quartz:
==> flow/design.v <==
module pwm #(
    parameter step = 10000
)(
    input logic clk, 
    input logic rst,
    input integer duty_cycle,  
    output logic pwm_out
);
    integer pwm_on;
    localparam integer scalar = step/100;
    int pwm_count;
    logic switch;
    always_ff @(posedge clk) begin
        if (rst) begin
            pwm_on <= 0;
            pwm_count <= 0;
            switch <= 0;
        end
        else begin
        pwm_on <= duty_cycle*scalar;
        if (duty_cycle >= 99 || duty_cycle <= 1) begin
            if (duty_cycle >= 99) begin
                switch <= 0;
            end
            if (duty_cycle <= 1) begin
                switch <= 1;
            end
        end
        else begin
            if (pwm_count > pwm_on - 1) begin
                switch <= 1;
                if (pwm_count > step - 1) begin
                    pwm_count <= 0;
                    switch <= 0;
                end
                else begin
                    pwm_count <= pwm_count + 1;
                end
            end
            else begin
                pwm_count <= pwm_count + 1;
            end
        end
        end
    end
    assign pwm_out = (switch) ? 1'b1 : 1'b0;
endmodule
module ramp #(
    parameter step = 2000000,  
    parameter [0:6] steps = 7'b0011100,  
    parameter int n_steps = $bits(steps)
)(
    input logic clk,
    input logic rst,
    output int pwm_value
);
    integer stage;  
    integer count;  
    integer pwm_count;  
    localparam integer substep = step / 100;
    function automatic integer rate(input integer i);
        integer next;
        integer current;
        begin
            if (i < n_steps - 1) next = steps[i + 1] ? 100 : 0;
            else next = steps[0] ? 100 : 0;
            current = steps[i] ? 100 : 0;
            rate = (next - current) / 100;
        end
    endfunction
    integer stage_rate;
    always_comb begin
        stage_rate = 0;
        for (int i = 0; i < n_steps; i++)
            if (stage == i) stage_rate = rate(i);
    end
    always_ff @(posedge clk) begin
        if (rst) begin
            stage <= 0;
            count <= 0;
            pwm_count <= 0;
            if (steps[0]) pwm_value <= 100;
            else pwm_value <= 0;
        end
        else begin
        pwm_count <= pwm_count + 1;
        if (pwm_count == substep - 1) begin
            pwm_value <= pwm_value + stage_rate;
            pwm_count <= 0;
        end
        count <= count + 1;  
        if (count == step) begin
            count <= 0;  
            if (stage < n_steps - 1) begin
                stage <= stage + 1;
            end 
            else begin
                stage <= 0;
                if (steps[0]) pwm_value <= 100;
                else pwm_value <= 0;
            end
        end
        end
    end
endmodule
module top(
    input logic clk,
    input logic rst,
    output logic    RGB_G,
    output logic    RGB_R,
    output logic    RGB_B
);
    logic red_out;
    integer red;
    logic green_out;
    integer green;
    logic blue_out;
    integer blue;
    ramp #(
        .steps (7'b1100011)
    )
    u1 (
        .clk (clk),
        .rst (rst),
        .pwm_value (red)
    );
    ramp #(
        .steps (7'b0111000)
    )
    u2 (
            .clk (clk),
            .rst (rst),
            .pwm_value (green)
        );
    ramp #(
        .steps (7'b0001110)
    )
    u3 (
        .clk (clk),
        .rst (rst),
        .pwm_value (blue)
    );
    pwm u4 (
        .clk (clk),
        .rst (rst),
        .duty_cycle (red),
        .pwm_out (red_out)
    );
    assign RGB_R = red_out;
    pwm u5 (
        .clk (clk),
        .rst (rst),
        .duty_cycle (green),
        .pwm_out (green_out)
    );
    assign RGB_G = green_out;
    pwm u6 (
        .clk (clk),
        .rst (rst),
        .duty_cycle (blue),
        .pwm_out (blue_out)
    );
    assign RGB_B = blue_out;
endmodule
==> flow/config.mk <==
export PLATFORM = sky130hd
export DESIGN_NAME = top
export DESIGN_NICKNAME = top
export VERILOG_FILES = /design/flow/design.v
export SDC_FILE = /design/flow/constraint.sdc
export NUM_CORES = 4
export LEC_CHECK = 0
export ABC_AREA = 0
export CAP_MARGIN = 20
export CORE_ASPECT_RATIO = 0.95
export CORE_MARGIN = 2
export CORE_UTILIZATION = 70
export CTS_CLUSTER_SIZE = 97
export SETUP_SLACK_MARGIN = -0.3
export SLEW_MARGIN = 20
export TNS_END_PERCENT = 75
==> flow/constraint.sdc <==
create_clock -name core_clock -period 2.99 [get_ports {clk}]
set_input_delay 0.5980 -clock core_clock [delete_from_list [all_inputs] [get_ports {clk}]]
set_output_delay 0.5980 -clock core_clock [all_outputs]
set_load 0.01 [all_outputs]
run.sh (not shown) runs the stock make flow with config.mk's settings and CLKGATE_MAP_FILE=.
Status quartz: flow complete, layout not clean - max-capacitance violations, max-slew violations, negative setup slack
For onyx, these inputs were changed with respect to quartz:
# quartz
export LEC_CHECK = 0
export ABC_AREA = 0
export CAP_MARGIN = 20
export CORE_ASPECT_RATIO = 0.95
export CORE_MARGIN = 2
export CORE_UTILIZATION = 70
export CTS_CLUSTER_SIZE = 97
export SETUP_SLACK_MARGIN = -0.3
export SLEW_MARGIN = 20
export TNS_END_PERCENT = 75
create_clock -name core_clock -period 2.99 [get_ports {clk}]
# onyx
export LEC_CHECK = 0
export ABC_AREA = 1
export CAP_MARGIN = 20
export CORE_ASPECT_RATIO = 0.94
export CORE_MARGIN = 2
export CORE_UTILIZATION = 71
export CTS_CLUSTER_SIZE = 97
export SLEW_MARGIN = 20
export TNS_END_PERCENT = 75
create_clock -name core_clock -period 3.14 [get_ports {clk}]
--- outcome ---
Tool error GRT-0232 stopped onyx during global routing; no final results. Taking quartz as the reference point, the synthesized cell count of onyx rises by about 44%. Changes observed in onyx relative to quartz: final RePlAce weighted congestion went up by 11%, net count entering floorplan climbed 39%, AND-OR/OR-AND share of the synthesized area now sits lower. Chip area line of the yosys report ends up higher on onyx.
Inputs modified between onyx and willow:
# onyx
export LEC_CHECK = 0
export ABC_AREA = 1
export CAP_MARGIN = 20
export CORE_ASPECT_RATIO = 0.94
export CORE_MARGIN = 2
export CORE_UTILIZATION = 71
export CTS_CLUSTER_SIZE = 97
export SLEW_MARGIN = 20
export TNS_END_PERCENT = 75
create_clock -name core_clock -period 3.14 [get_ports {clk}]
# willow
export LEC_CHECK = 0
export CAP_MARGIN = 20
export CORE_MARGIN = 2
export CORE_UTILIZATION = 72
export CTS_CLUSTER_SIZE = 96
export SETUP_SLACK_MARGIN = -0.71
export SLEW_MARGIN = 20
create_clock -name core_clock -period 8.3 [get_ports {clk}]
[summary]
The flow did not stop early for willow: all stages ran, and the layout cleared the timing, DRC and antenna checks. willow vs onyx, total number of H-tree levels went down by 1. willow vs onyx — area figure in the yosys stat output dropped about 15%. The run showing the greater area fraction in xor and xnor cells is willow. Compared with onyx, willow shows a synthesized cell count that is 2141 lower.

========
## v31
// top: RTL as listed in full above, without the edits since
export LEC_CHECK = 0
export CAP_MARGIN = 20
export CORE_MARGIN = 2
export CORE_UTILIZATION = 63
export SLEW_MARGIN = 20
create_clock -name core_clock -period 4.81 [get_ports {clk}]
diff inputs: v31 => v14
# v31
export LEC_CHECK = 0
export CAP_MARGIN = 20
export CORE_MARGIN = 2
export CORE_UTILIZATION = 63
export SLEW_MARGIN = 20
create_clock -name core_clock -period 4.81 [get_ports {clk}]
# v14
export LEC_CHECK = 0
export ABC_AREA = 1
export CAP_MARGIN = 20
export CORE_MARGIN = 2
export CORE_UTILIZATION = 28
export SLEW_MARGIN = 20
create_clock -name core_clock -period 10.0 [get_ports {clk}]
Findings:
- For the final clock period utilization by the worst path, v14 came in 48 points lower than v31 did.
- Combined area of the multi-input logic cells: higher on v14
- Comparing v14 and v31, setup slack is lower on v31.
- When the final numbers for v14 and v31 were put side by side, the switching component of the power turned out to be smaller in v14.
- In v14 relative to v31, power had gone down by more than a quarter.
- v14 vs v31 on worst hold slack: v14 is the lower one.
- The net count entering floorplan in v31 is 0.72 times that in v14.
- Non-clock buffer area fraction after layout for v14 is lower than for v31.
[inputs] v41 vs v14
# v14
export LEC_CHECK = 0
export ABC_AREA = 1
export CAP_MARGIN = 20
export CORE_MARGIN = 2
export CORE_UTILIZATION = 28
export SLEW_MARGIN = 20
create_clock -name core_clock -period 10.0 [get_ports {clk}]
# v41
export LEC_CHECK = 0
export ABC_AREA = 1
export CAP_MARGIN = 5
export CELL_PAD_IN_SITES_DETAIL_PLACEMENT = 1
export CORE_MARGIN = 2
export CORE_UTILIZATION = 40
export PLACE_DENSITY = 0.42
export SLEW_MARGIN = 10
create_clock -name core_clock -period 10.0 [get_ports {clk}]
--- outcome ---
- v14 vs v41, type of the worst setup path: in2reg vs reg2reg
- In the tables for v41 and v14, routed wire length on met2 reads higher with v41.
- Compared with v14, v41 shows pin count of the biggest net entering global routing higher by 9.
- | total routed wirelength | v41 vs v14 | 14% higher |
- Between v41 and v14, it is v41 whose floorplan row count is lower, by 24.
- Between v41 and v14, buffer-and-inverter tally for the worst setup path is lower for v41, v14 comes in above that.
- v41 vs. v14: worst-case setup margin in the final layout went up by 0.11 ns.
- Between v41 and v14, it is v41 whose global-route wire length before repair is higher, by about 13%.
- v41 completed end to end with timing, DRC and antenna clean.
- v41 vs v14, slew at the pin closest to its max-slew limit went down by 0.0085 ns.
### v41 -> v48
# v41
export LEC_CHECK = 0
export ABC_AREA = 1
export CAP_MARGIN = 5
export CELL_PAD_IN_SITES_DETAIL_PLACEMENT = 1
export CORE_MARGIN = 2
export CORE_UTILIZATION = 40
export PLACE_DENSITY = 0.42
export SLEW_MARGIN = 10
create_clock -name core_clock -period 10.0 [get_ports {clk}]
# v48
export LEC_CHECK = 0
export CAP_MARGIN = 20
export CORE_MARGIN = 2
export CORE_UTILIZATION = 65
export SLEW_MARGIN = 20
create_clock -name core_clock -period 4.44 [get_ports {clk}]
Findings:
v48: all stages done; final checks FAILED (setup timing).
[v48 vs v41] sequential cell fraction of total power: higher in v48
v41 → v48: number of gates given a new drive strength after cts moved up; met2 track demand over resource in global routing picked up an extra 2.6 points; cell area after layout moved down; clock tree buffer count of the final layout now smaller.
Sort v41 and v48 by critical path depth, descending, and v41 comes first.
v48 improves on v41 in placeable core area.
[inputs] v15 vs v48
# v48
export LEC_CHECK = 0
export CAP_MARGIN = 20
export CORE_MARGIN = 2
export CORE_UTILIZATION = 65
export SLEW_MARGIN = 20
create_clock -name core_clock -period 4.44 [get_ports {clk}]
# v15
export LEC_CHECK = 0
export CAP_MARGIN = 20
export CORE_MARGIN = 2
export CORE_UTILIZATION = 40
export SLEW_MARGIN = 20
create_clock -name core_clock -period 4.81 [get_ports {clk}]
--- outcome ---
v15 reached the end of the flow, and the finished layout is clean on the timing, DRC and antenna checks. Signal arrival time at the worst endpoint in v15 is 0.07 ns above v48. Compared with v48, v15 shows a higher setup TNS. [v15] design area rose about 0.7% relative to v48. Area growth from synthesis to final layout for v15 is higher than for v48. Number of buffers added for setup after CTS: v15 vs v48 down 3. Compare v48 and v15 | starting utilization of the core area higher: v48. The more densely filled core belongs to v48, not v15. For non-clock buffer count, dividing the value from v48 by the value from v15 gives 1.9. Compared with v48, v15 instantiates a larger number of cells.
#### Input delta (v3 over v15)
# v15
export LEC_CHECK = 0
export CAP_MARGIN = 20
export CORE_MARGIN = 2
export CORE_UTILIZATION = 40
export SLEW_MARGIN = 20
create_clock -name core_clock -period 4.81 [get_ports {clk}]
# v3
export LEC_CHECK = 0
export CAP_MARGIN = 20
export CORE_MARGIN = 2
export CORE_UTILIZATION = 72
export CTS_CLUSTER_SIZE = 77
export PLACE_DENSITY_LB_ADDON = 0.0
export SETUP_SLACK_MARGIN = 1.27
export SLEW_MARGIN = 20
export TNS_END_PERCENT = 5
create_clock -name core_clock -period 4.44 [get_ports {clk}]
### Flow results
- v3 ends up with lower clock network power share than v15 does.
- The worst slew margin relative to its limit number comes out higher for v15 vs v3.
- [compare] base=v15 new=v3: smallest hold slack now sits higher; net switching power of the design now sits lower.
- Critical path depth up 1 in v3 wrt v15
- Between v15 and v3, the flow reports y dimension of the die decreasing by more than a quarter.
Power and IR drop assume default switching activity.
